// cnm_top
module cnm_top (
    input  logic               clk,
    input  logic               rst,
    input  logic               in_valid,
    input  logic signed [7:0]  rea,
    input  logic signed [7:0]  ima,
    input  logic signed [7:0]  req,
    input  logic signed [7:0]  imq,
    output logic               out_valid,
    output logic signed [15:0] rep,
    output logic signed [15:0] imp
);
Size in the first run: about 2100 cells after synthesis, about 66 flip-flops, roughly 68 I/O pins, roughly 0.014 sq mm of cells after synthesis.
export LEC_CHECK = 0
export ABC_AREA = 1
export CAP_MARGIN = 40
export CELL_PAD_IN_SITES_DETAIL_PLACEMENT = 0
export CORE_MARGIN = 2
export CORE_UTILIZATION = 70
export CTS_CLUSTER_DIAMETER = 231
export CTS_CLUSTER_SIZE = 15
export GPL_TIMING_DRIVEN = 1
export SETUP_SLACK_MARGIN = -0.07
export SLEW_MARGIN = 40
export TNS_END_PERCENT = 20
create_clock -name core_clock -period 1.47 [get_ports {clk}]
run.sh (not shown) runs the stock make flow with config.mk's settings and CLKGATE_MAP_FILE=.
The starting point never finished: it broke off in clock tree synthesis with DPL-0038.
==> next run, changes <==
- ABC_AREA: 1 -> not set
- CAP_MARGIN: 40 -> 20
- CELL_PAD_IN_SITES_DETAIL_PLACEMENT: 0 -> not set
- CORE_UTILIZATION: 70 -> 40
- CTS_CLUSTER_DIAMETER: 231 -> not set
- CTS_CLUSTER_SIZE: 15 -> not set
- GPL_TIMING_DRIVEN: 1 -> not set
- SETUP_SLACK_MARGIN: -0.07 -> not set
- SLEW_MARGIN: 40 -> 20
- TNS_END_PERCENT: 20 -> not set
- clock period: 1.47 -> 6.85 ns (I/O delays scaled with it)
What happened: The changed run passed the timing, DRC and antenna checks; area after synthesis went down by a little under a tenth; die size went up by well over a third; synthesized cell count went down by a quarter to a third.
==> next run, changes <==
- ABC_AREA: not set -> 1
- CORE_UTILIZATION: 40 -> 62
- clock period: 6.85 -> 7.94 ns (I/O delays scaled with it)
- wire length increases slightly
- clock skew rises by 0.0042 ns
- design area decreases by a little under a tenth
==> next run, changes <==
- CORE_UTILIZATION: 62 -> 66
- CTS_CLUSTER_DIAMETER: not set -> 41
- CTS_CLUSTER_SIZE: not set -> 71
- clock period: 7.94 -> 6.54 ns (I/O delays scaled with it)
=> The changed run completed with no timing, DRC or antenna violations. Routed wire length goes up by 11%. Setup slack gets worse by 0.53 ns. Clock skew goes down by 0.0067 ns. Hold slack improves by 0.0090 ns. Critical path depth falls by 1. Final cell count grows by 3.1%.
==> next run, changes <==
- CORE_UTILIZATION: 66 -> 72
- CTS_CLUSTER_DIAMETER: 41 -> 394
- CTS_CLUSTER_SIZE: 71 -> 98
- clock period: 6.54 -> 3.06 ns (I/O delays scaled with it)
This time the run never finished: it broke off in detailed placement (DPL-0038).
Synthesized cell count is unchanged.
Die size falls by 8.1%.
Area after synthesis is unchanged.

========
cnm_top again, from the RTL that the note above started with.
clock: 7.24 ns
lec_check: 0
abc_area: 1
cap_margin: 20
core_margin: 2
core_utilization: 66
cts_cluster_diameter: 228
cts_cluster_size: 22
setup_slack_margin: 0.05
slew_margin: 20
The baseline went through all stages and came out clean.
==> next run, changes <==
- ABC_AREA: 1 -> default
- CORE_UTILIZATION: 66 -> 40
- CTS_CLUSTER_DIAMETER: 228 -> default
- CTS_CLUSTER_SIZE: 22 -> default
- SETUP_SLACK_MARGIN: 0.05 -> default
- clock period: 7.24 -> 7.0 ns (I/O delays scaled with it)
What happened:
- The new run finished clean
- non-clock buffer count grows by 67
- setup slack got worse by 260 ps
- register-to-register slack gets worse by 260 ps
- via count is lower by about a fifth
- synthesized cell count falls by a quarter to a third
- worst hold slack is better by 32 ps
- wire length decreases by a few percent
- core utilization is lower by 25 points
==> next run, changes <==
- ABC_AREA: default -> 1
- CORE_UTILIZATION: 40 -> 17
- CTS_CLUSTER_DIAMETER: default -> 181
- CTS_CLUSTER_SIZE: default -> 31
- GPL_TIMING_DRIVEN: default -> 0
- PLACE_DENSITY_LB_ADDON: default -> 0.16
- SLEW_MARGIN: 20 -> 35
- TNS_END_PERCENT: default -> 80
What happened: Synthesized cell count rose by 32%. First-iteration DRC count came out higher by 15%. Register-to-register slack gains 110 ps. Via count goes up by 19%. Hold slack got worse by 30 ps. Cell count rises by 52%. Count of clock-buffer cells in the layout is lower by 1. Die area went up to 2.5 times its value. Sequential share of layout area came out lower by 0.97 points.
==> next run, changes <==
- CORE_ASPECT_RATIO: default -> 1.84
- CORE_UTILIZATION: 17 -> 64
- CTS_CLUSTER_DIAMETER: 181 -> 203
- CTS_CLUSTER_SIZE: 31 -> 100
- GPL_TIMING_DRIVEN: 0 -> default
- PLACE_DENSITY: default -> 0.42
- PLACE_DENSITY_LB_ADDON: 0.16 -> default
- SLEW_MARGIN: 35 -> 20
- TNS_END_PERCENT: 80 -> 20
Result: Count of clock-buffer cells in the layout does not change; wire length falls by 20%; sequential cell count is unchanged.
==> next run, changes <==
- ABC_AREA: 1 -> default
- CORE_ASPECT_RATIO: 1.84 -> default
- CORE_UTILIZATION: 64 -> 68
- CTS_CLUSTER_DIAMETER: 203 -> default
- CTS_CLUSTER_SIZE: 100 -> 27
- PLACE_DENSITY: 0.42 -> default
- TNS_END_PERCENT: 20 -> default
- clock period: 7.0 -> 2.21 ns (I/O delays scaled with it)
Result: Now the flow failed in clock tree synthesis. Die size went down by 14%. Area after synthesis decreases by 8.3%. Synthesized cell count went down by 24%.

========
Setup of build 51:
Starting RTL as in the previous note.
make LEC_CHECK=0 ABC_AREA=1 CAP_MARGIN=0 CELL_PAD_IN_SITES_DETAIL_PLACEMENT=0 CORE_MARGIN=2 CORE_UTILIZATION=70 CTS_CLUSTER_DIAMETER=231 CTS_CLUSTER_SIZE=15 GPL_TIMING_DRIVEN=1 SETUP_SLACK_MARGIN=-0.06 SLEW_MARGIN=40 TNS_END_PERCENT=20 finish   # period 1.47 ns
Build 51 terminated abnormally: 4_1_cts reported DPL-0038.
## Diff of input files: build 95 against build 51
- swapping 231 for 170 in CTS_CLUSTER_DIAMETER
- swapping 15 for 99 in CTS_CLUSTER_SIZE
- swapping 2 for 5 in CORE_MARGIN
- clearing SETUP_SLACK_MARGIN, which used to be -0.06
- putting PLACE_DENSITY_LB_ADDON at 0.01 where nothing was set
- swapping 70 for 41 in CORE_UTILIZATION
- swapping 1.47 for 4.54 in the clock period (ns, I/O delays scaled along)
==> comparison <==
No crash in build 95: every stage finished, but the layout fails its final checks due to negative setup slack.
As far as share of synthesized registers carrying an async set or reset goes, build 95 and build 51 are indistinguishable; the numbers are identical.
Build 95 -> build 51: area share of fa/ha/maj cells after synthesis delta 0, exact match
Looking only at core utilization at floorplan, and setting everything else aside, the higher value of build 95 and build 51 goes to build 51.
Build 95 -> build 51: share of synthesized cell area in and, or, nand and nor gates delta 0, exact match
Reported for build 95 and build 51, chip area line of the yosys report turned out identical to the last digit.
From build 95 to build 51, area after synthesis did not move at all.
Build 95 vs build 51, cell area after placement went up by about 0.47%.
Build 95 vs. build 51: die width went up by 34%.
Compared with build 51, die size in build 95 increased by more than half.
#### Input delta (build 45 over build 95)
- CORE_MARGIN now 7, was 5
- ABC_AREA no longer set, was 1
- TNS_END_PERCENT now 5, was 20
- CELL_PAD_IN_SITES_DETAIL_PLACEMENT now 1, was 0
- CTS_CLUSTER_SIZE now 17, was 99
- CAP_MARGIN now 5, was 0
- CTS_CLUSTER_DIAMETER no longer set, was 170
- CORE_UTILIZATION now 68, was 41
- MAX_ROUTING_LAYER now met4, previously not set
- GPL_ROUTABILITY_DRIVEN now 0, previously not set
==> comparison <==
Status(build 45) = ERROR, stage = 3_5_place_dp. STATUS run=build 95 STAGES=ALL_DONE FINAL_CHECKS=FAILED CAUSE=negative setup slack. Against build 95, build 45 comes in 12 points lower on simple-gate area share of the yosys netlist. Between build 45 and build 95, it is build 45 whose starting utilization of the core area is higher, by 28 points. Die area ends up lower on build 45.
Setup changes, build 45 to build 30
- a change of SLEW_MARGIN from 40 to 20
- a deleted GPL_TIMING_DRIVEN that had been 1
- a deleted CELL_PAD_IN_SITES_DETAIL_PLACEMENT that had been 1
- a deleted GPL_ROUTABILITY_DRIVEN that had been 0
- a deleted PLACE_DENSITY_LB_ADDON that had been 0.01
- a change of CORE_UTILIZATION from 68 to 45
- a change of CORE_MARGIN from 7 to 2
- a deleted MAX_ROUTING_LAYER that had been met4
- a change of CAP_MARGIN from 5 to 20
- a deleted TNS_END_PERCENT that had been 5
- a deleted CTS_CLUSTER_SIZE that had been 17
- a change of the clock period (ns, I/O delays scaled along) from 4.54 to 6.85
## What came out
Build 30 finished all stages; the layout is clean. Build 45 did not finish: a tool error stopped it during 3_5_place_dp. Average instance area after synthesis came out exactly the same in build 45 and build 30. Diff build 45 and build 30: core utilization before placement lower in build 30. | number of synthesized flops with an enable pin | build 30 vs build 45 | ≈ equal |. On number of synthesized register bits, build 45 and build 30 are basically level. Build 30 vs. build 45: area share of xor/xnor cells in the synthesized design ~0 delta; core area up 51%; area fraction in mux cells comparable. Build 30 ended with more cell row count than build 45. Die size on build 30 is up relative to build 45. Die outline height grows by more than 10% when moving from build 45 to build 30. Build 45 and build 30 ended up with roughly the same number of standard cells reported by yosys.

========
the reference run:
The RTL this note starts from:
==> flow/design.v <==
module mult(y,a,b);  
	output logic [15:0] y;
	input  logic [7:0] a,b;
	logic [15:0] y_tmp;
	logic [7:0]  a_tmp;
	logic [7:0]  b_tmp;
	logic [14:0] c1;
	logic [10:0] c2;            
	logic [14:0] out1;
	logic [12:0] out2;
	logic [10:0] out3;
	logic [8:0]  out4;
	logic [14:0] m_temp0;
	logic [13:0] m_temp1;
	logic [12:0] m_temp2;
	logic [11:0] m_temp3;
	logic [10:0] m_temp4;
	logic [9:0]  m_temp5;
	logic [8:0]  m_temp6;
	logic [7:0]  m_temp7;
	always_comb
		begin
			if(a[7])
				begin
					a_tmp = ~a+1'b1;
					if(b[7])
						begin
							b_tmp = ~b+1'b1;
							y = y_tmp ;
						end
					else
						begin
							b_tmp = b;
							y = ~y_tmp+1'b1;
						end
				end
			else
				begin
					a_tmp = a;
					if(b[7])
						begin
							b_tmp = ~b+1'b1;
							y = ~y_tmp+1'b1;
						end
					else
						begin
							b_tmp = b;
							y = y_tmp;
						end
				end
		end
	always_comb
		begin
			out1 = m_temp0 + m_temp1;
			out2 = m_temp2 + m_temp3;
			out3 = m_temp4 + m_temp5;
			out4 = m_temp6 + m_temp7;
			c1   = out1    + out2;
			c2   = out3    + out4;
			y_tmp= c1      + c2;
		end
	always_comb
		begin		
			m_temp0[14:7] = b_tmp[7]?a_tmp:8'b00000000;
			m_temp0[6:0]  = 7'b0000000;
			m_temp1[13:6] = b_tmp[6]?a_tmp:8'b00000000;
			m_temp1[5:0]  = 6'b000000;
			m_temp2[12:5] = b_tmp[5]?a_tmp:8'b00000000;
			m_temp2[4:0]  = 5'b00000;
			m_temp3[11:4] = b_tmp[4]?a_tmp:8'b00000000;
			m_temp3[3:0]  = 4'b0000;
			m_temp4[10:3] = b_tmp[3]?a_tmp:8'b00000000;
			m_temp4[2:0]  = 3'b000;
			m_temp5[9:2]  = b_tmp[2]?a_tmp:8'b00000000;
			m_temp5[1:0]  = 2'b00;
			m_temp6[8:1]  = b_tmp[1]?a_tmp:8'b00000000;
			m_temp6[0]    = 1'b0;
			m_temp7       = b_tmp[0]?a_tmp:8'b00000000;
		end
endmodule
	module cnm(rep,imp,rea,ima,req,imq);  
	output logic signed[15:0] rep, imp;
	input  logic signed[7:0] rea, req, ima, imq;
	logic signed[15:0] y0,y1,y2,y3;
	mult reaXreq (.y(y0), .a(rea), .b(req));
	mult imaXimq (.y(y1), .a(ima), .b(imq));
	mult reaXimq (.y(y2), .a(rea), .b(imq));
	mult imaXreq (.y(y3), .a(ima), .b(req));
	always_comb
		begin
			rep = y0-y1;
			imp = y2+y3;
		end
endmodule
module cnm_top (
    input  logic               clk,
    input  logic               rst,
    input  logic               in_valid,
    input  logic signed [7:0]  rea,
    input  logic signed [7:0]  ima,
    input  logic signed [7:0]  req,
    input  logic signed [7:0]  imq,
    output logic               out_valid,
    output logic signed [15:0] rep,
    output logic signed [15:0] imp
);
    logic signed [7:0]  rea_r, ima_r, req_r, imq_r;
    logic               valid_r;
    logic signed [15:0] rep_c, imp_c;
    cnm cnm (.rep(rep_c), .imp(imp_c), .rea(rea_r), .ima(ima_r), .req(req_r), .imq(imq_r));
    always_ff @(posedge clk) begin
        rea_r <= rea;
        ima_r <= ima;
        req_r <= req;
        imq_r <= imq;
        rep   <= rep_c;
        imp   <= imp_c;
        if (rst) begin
            valid_r   <= 1'b0;
            out_valid <= 1'b0;
        end else begin
            valid_r   <= in_valid;
            out_valid <= valid_r;
        end
    end
endmodule
clock: 2.11 ns
lec_check: 0
cap_margin: 20
core_margin: 2
core_utilization: 72
cts_cluster_diameter: 354
cts_cluster_size: 27
max_routing_layer: met4
place_density_lb_addon: 0.21
setup_slack_margin: 0.61
slew_margin: 40
The reference run did not finish; a tool error ended it in 3_5_place_dp.
Setup changes, the reference run to the trial run
- clearing MAX_ROUTING_LAYER, which used to be met4
- swapping 27 for 99 in CTS_CLUSTER_SIZE
- clearing SETUP_SLACK_MARGIN, which used to be 0.61
- swapping 40 for 20 in SLEW_MARGIN
- swapping 72 for 62 in CORE_UTILIZATION
- putting ABC_AREA at 1 where nothing was set
- clearing PLACE_DENSITY_LB_ADDON, which used to be 0.21
- swapping 354 for 373 in CTS_CLUSTER_DIAMETER
- swapping 2.11 for 6.23 in the clock period (ns, I/O delays scaled along)
### Flow results
- The trial run -> stages 100% | layout checks FAIL | setup timing
- The final reports for the trial run and the reference run show height of the die higher in the former.
- [compare] base=the reference run new=the trial run: area of the synthesized netlist per yosys stat went up by about 9%, area fraction in mux cells went down by 0.41 points, final weighted congestion in routability-driven placement went down by 0.12, area after synthesis went up by 9.1%.
